==> flow/design.v (excerpt) <==
module ieee754multiplier (
    input logic clk, rst_n,
    input logic [31:0] a_i,
    input logic [31:0] b_i,
    input logic start_i,
    output logic done_o,
    output logic nan_o,
    output logic inifinit_o,
    output logic overflow_o,
    output logic underflow_o,
    output logic [31:0] product_o
);
Size in the first run: ~3600 cells after synthesis, roughly 140 flip-flops, roughly 100 I/O pins, ~0.027 mm^2 of cells after synthesis.
clock: 3.48 ns
lec_check: 0
abc_area: 1
cap_margin: 20
core_margin: 2
core_utilization: 72
cts_cluster_diameter: 370
cts_cluster_size: 95
place_density: 0.39
slew_margin: 20
run.sh (not shown) runs the stock make flow with config.mk's settings and CLKGATE_MAP_FILE=.
The starting point aborted during global routing (5_1_grt) on GRT-0232.
Next try:
--- a/flow/config.mk
+++ b/flow/config.mk
@@ -11,5 +11,6 @@
 export CORE_UTILIZATION = 72
-export CTS_CLUSTER_DIAMETER = 370
-export CTS_CLUSTER_SIZE = 95
+export CTS_CLUSTER_DIAMETER = 372
+export CTS_CLUSTER_SIZE = 100
 export PLACE_DENSITY = 0.39
+export SETUP_SLACK_MARGIN = 0.59
 export SLEW_MARGIN = 20
==> flow/constraint.sdc (replaced) <==
create_clock -name core_clock -period 4.88 [get_ports {clk}]
set_input_delay 0.9760 -clock core_clock [delete_from_list [all_inputs] [get_ports {clk}]]
set_output_delay 0.9760 -clock core_clock [all_outputs]
set_load 0.01 [all_outputs]
What happened: The changed run reached the layout checks and failed them: setup timing. Die size is unchanged. Area after synthesis is unchanged. Synthesized cell count is unchanged.
Next try:
==> flow/config.mk (replaced) <==
export PLATFORM = sky130hd
export DESIGN_NAME = ieee754multiplier
export DESIGN_NICKNAME = ieee754multiplier
export VERILOG_FILES = /design/flow/design.v
export SDC_FILE = /design/flow/constraint.sdc
export NUM_CORES = 4
export LEC_CHECK = 0
export CAP_MARGIN = 20
export CORE_MARGIN = 2
export CORE_UTILIZATION = 50
export SLEW_MARGIN = 20
==> flow/constraint.sdc (replaced) <==
create_clock -name core_clock -period 9.0 [get_ports {clk}]
set_input_delay 1.8000 -clock core_clock [delete_from_list [all_inputs] [get_ports {clk}]]
set_output_delay 1.8000 -clock core_clock [all_outputs]
set_load 0.01 [all_outputs]
=>
- Now the flow completed with no timing, DRC or antenna violations
- hold slack hardly moves
- setup slack improved by 3.2 ns
- wire length drops by 36%
- final area drops by 16%

========
Starting RTL as in the previous note.
clock: 4.88 ns
lec_check: 0
abc_area: 1
cap_margin: 20
core_margin: 2
core_utilization: 72
cts_cluster_diameter: 372
cts_cluster_size: 100
hold_slack_margin: -0.09
place_density: 0.39
slew_margin: 20
tns_end_percent: 5
The starting point reached the layout checks and failed them: negative setup slack.
Next try:
--- a/flow/config.mk
+++ b/flow/config.mk
@@ -13,5 +13,4 @@
 export CTS_CLUSTER_SIZE = 100
-export HOLD_SLACK_MARGIN = -0.09
 export PLACE_DENSITY = 0.39
+export SETUP_SLACK_MARGIN = 0.53
 export SLEW_MARGIN = 20
-export TNS_END_PERCENT = 5
After rerunning: The new run finished but fails on negative setup slack. Die size is unchanged. Non-clock buffer count rises by 33. Register-to-register slack gets better by 0.04 ns. Count of clock-buffer cells in the layout rises by 1. Wire length rises by 3.1%.
Next try:
--- a/flow/config.mk
+++ b/flow/config.mk
@@ -11,6 +11,4 @@
 export CORE_UTILIZATION = 72
-export CTS_CLUSTER_DIAMETER = 372
-export CTS_CLUSTER_SIZE = 100
-export PLACE_DENSITY = 0.39
-export SETUP_SLACK_MARGIN = 0.53
+export SETUP_SLACK_MARGIN = -0.48
 export SLEW_MARGIN = 20
+export TNS_END_PERCENT = 10
==> flow/constraint.sdc (replaced) <==
create_clock -name core_clock -period 5.12 [get_ports {clk}]
set_input_delay 1.0240 -clock core_clock [delete_from_list [all_inputs] [get_ports {clk}]]
set_output_delay 1.0240 -clock core_clock [all_outputs]
set_load 0.01 [all_outputs]
After rerunning: This time the run aborted during global routing (5_1_grt). Die size stays the same. Synthesized area stays the same. Synthesized cell count stays the same.
Next try:
--- a/flow/config.mk
+++ b/flow/config.mk
@@ -7,8 +7,5 @@
 export LEC_CHECK = 0
-export ABC_AREA = 1
 export CAP_MARGIN = 20
 export CORE_MARGIN = 2
-export CORE_UTILIZATION = 72
-export SETUP_SLACK_MARGIN = -0.48
+export CORE_UTILIZATION = 23
 export SLEW_MARGIN = 20
-export TNS_END_PERCENT = 10
==> flow/constraint.sdc (replaced) <==
create_clock -name core_clock -period 8.35 [get_ports {clk}]
set_input_delay 1.6700 -clock core_clock [delete_from_list [all_inputs] [get_ports {clk}]]
set_output_delay 1.6700 -clock core_clock [all_outputs]
set_load 0.01 [all_outputs]
The changed run passed the timing, design-rule and antenna checks.
Area after synthesis decreases by 6.6%.
Die size increases to 2.9 times its value.
Synthesized cell count decreases by 24%.
Next try:
--- a/flow/config.mk
+++ b/flow/config.mk
@@ -8,4 +8,5 @@
 export CAP_MARGIN = 20
+export CORE_ASPECT_RATIO = 0.5
 export CORE_MARGIN = 2
-export CORE_UTILIZATION = 23
+export CORE_UTILIZATION = 50
 export SLEW_MARGIN = 20
==> flow/constraint.sdc (replaced) <==
create_clock -name core_clock -period 9.0 [get_ports {clk}]
set_input_delay 1.8000 -clock core_clock [delete_from_list [all_inputs] [get_ports {clk}]]
set_output_delay 1.8000 -clock core_clock [all_outputs]
set_load 0.01 [all_outputs]
Count of clock-buffer cells in the layout increases by 1; cell area is lower by 3.6%; worst hold slack improved by 0.0037 ns; register-to-register slack gains 0.23 ns.
Next try:
--- a/flow/config.mk
+++ b/flow/config.mk
@@ -8,3 +8,2 @@
 export CAP_MARGIN = 20
-export CORE_ASPECT_RATIO = 0.5
 export CORE_MARGIN = 2
==> flow/constraint.sdc (replaced) <==
create_clock -name core_clock -period 8.35 [get_ports {clk}]
set_input_delay 1.6700 -clock core_clock [delete_from_list [all_inputs] [get_ports {clk}]]
set_output_delay 1.6700 -clock core_clock [all_outputs]
set_load 0.01 [all_outputs]
=> Final area climbs by 0.80%. Via count climbs by 1.4%. Setup slack degrades by 0.14 ns. Global-route usage climbs by 2.2 points.

========
Starting RTL as in the previous note.
Design ieee754multiplier, start of the top module:
module ieee754multiplier (
    input logic clk, rst_n,
    input logic [31:0] a_i,
    input logic [31:0] b_i,
    input logic start_i,
    output logic done_o,
    output logic nan_o,
    output logic inifinit_o,
    output logic overflow_o,
    output logic underflow_o,
    output logic [31:0] product_o
);
clock: 9.79 ns
lec_check: 0
cap_margin: 40
cell_pad_in_sites_detail_placement: 0
core_aspect_ratio: 0.93
core_margin: 2
core_utilization: 32
cts_cluster_diameter: 308
cts_cluster_size: 14
gpl_timing_driven: 1
max_routing_layer: met5
place_density: 0.89
setup_slack_margin: -0.98
slew_margin: 25
tns_end_percent: 15
Edit:
- CORE_UTILIZATION: 32 -> 72
- CTS_CLUSTER_DIAMETER: 308 -> 242
- CTS_CLUSTER_SIZE: 14 -> 21
- PLACE_DENSITY: 0.89 -> unset
- SETUP_SLACK_MARGIN: -0.98 -> -0.6
- TNS_END_PERCENT: 15 -> unset
- clock period: 9.79 -> 6.24 ns (I/O delays scaled with it)
- With this change the flow completed, yet does not pass: negative setup slack
- synthesized cell count is unchanged
- final cell count decreases by about 6%
Edit:
- CTS_CLUSTER_DIAMETER: 242 -> 246
- HOLD_SLACK_MARGIN: unset -> -0.07
- PLACE_DENSITY: unset -> 0.72
- SETUP_SLACK_MARGIN: -0.6 -> 0.93
- clock period: 6.24 -> 7.61 ns (I/O delays scaled with it)
The changed run finished clean. Cell area came out lower by about 5%. Area after synthesis is unchanged. Global-route usage came out lower by 4.8 points. Setup slack is better by 1.4 ns. Die area stays the same.
Edit:
- CORE_UTILIZATION: 72 -> 32
- CTS_CLUSTER_DIAMETER: 246 -> 308
- CTS_CLUSTER_SIZE: 21 -> 14
- HOLD_SLACK_MARGIN: -0.07 -> unset
- PLACE_DENSITY: 0.72 -> 0.48
- SETUP_SLACK_MARGIN: 0.93 -> 1.16
- clock period: 7.61 -> 9.79 ns (I/O delays scaled with it)
What happened:
- The new run finished clean
- worst hold slack loses 0.0069 ns
- die area climbs by 120%
- count of clock-buffer cells in the layout does not change
- register-to-register slack gains 1.3 ns
- setup slack gains 1.3 ns
- via count drops by 9.9%
- clock skew climbs by 0.032 ns
- wire length drops by 1.4%

========
Starting RTL as in the previous note.
Settings: LEC_CHECK=0, CAP_MARGIN=0, CORE_MARGIN=2, CORE_UTILIZATION=72, CTS_CLUSTER_DIAMETER=28, SETUP_SLACK_MARGIN=0.33, SLEW_MARGIN=20; clock period 6.22 ns.
The first run produced a layout that fails on setup timing.
Then changed:
- ABC_AREA: unset -> 1
- CAP_MARGIN: 0 -> 15
- CTS_CLUSTER_DIAMETER: 28 -> unset
- CTS_CLUSTER_SIZE: unset -> 10
- SETUP_SLACK_MARGIN: 0.33 -> 0.58
- clock period: 6.22 -> 8.2 ns (I/O delays scaled with it)
With this change the flow passed the timing, design-rule and antenna checks.
Synthesized area increases by about 7%.
Via count decreases by about 3.7%.
Cell area decreases by 8.0%.
Die area increases by about 7%.
Clock skew decreases by 0.014 ns.
Setup slack improves by 2.5 ns.
Utilization decreases by 14 points.
Then changed:
- ABC_AREA: 1 -> unset
- CAP_MARGIN: 15 -> 40
- CTS_CLUSTER_SIZE: 10 -> unset
- SETUP_SLACK_MARGIN: 0.58 -> -0.6
- clock period: 8.2 -> 6.22 ns (I/O delays scaled with it)
This time the run completed and failed the layout checks on setup timing.
Non-clock buffer count is higher by 336.
Global-route usage went up by 8.1 points.
Sequential cell count does not change.
Die size falls by 6.5%.
Utilization rose by 13 points.
Count of clock-buffer cells in the layout came out lower by 2.
Via count climbs by 3.8%.
Then changed:
- CAP_MARGIN: 40 -> 20
- CORE_UTILIZATION: 72 -> 66
- SETUP_SLACK_MARGIN: -0.6 -> unset
- clock period: 6.22 -> 7.4 ns (I/O delays scaled with it)
Effect:
- Now the flow completed with no timing, DRC or antenna violations
- wire length came out lower by about 25%
- count of clock-buffer cells in the layout does not change
- hold slack loses 0.045 ns
- first-iteration DRC count drops by about 60%
- via count went down by 17%
- non-clock buffer count falls by 203
- critical path depth fell by 3
- flip-flop count is unchanged
- register-to-register slack improves by 1.5 ns
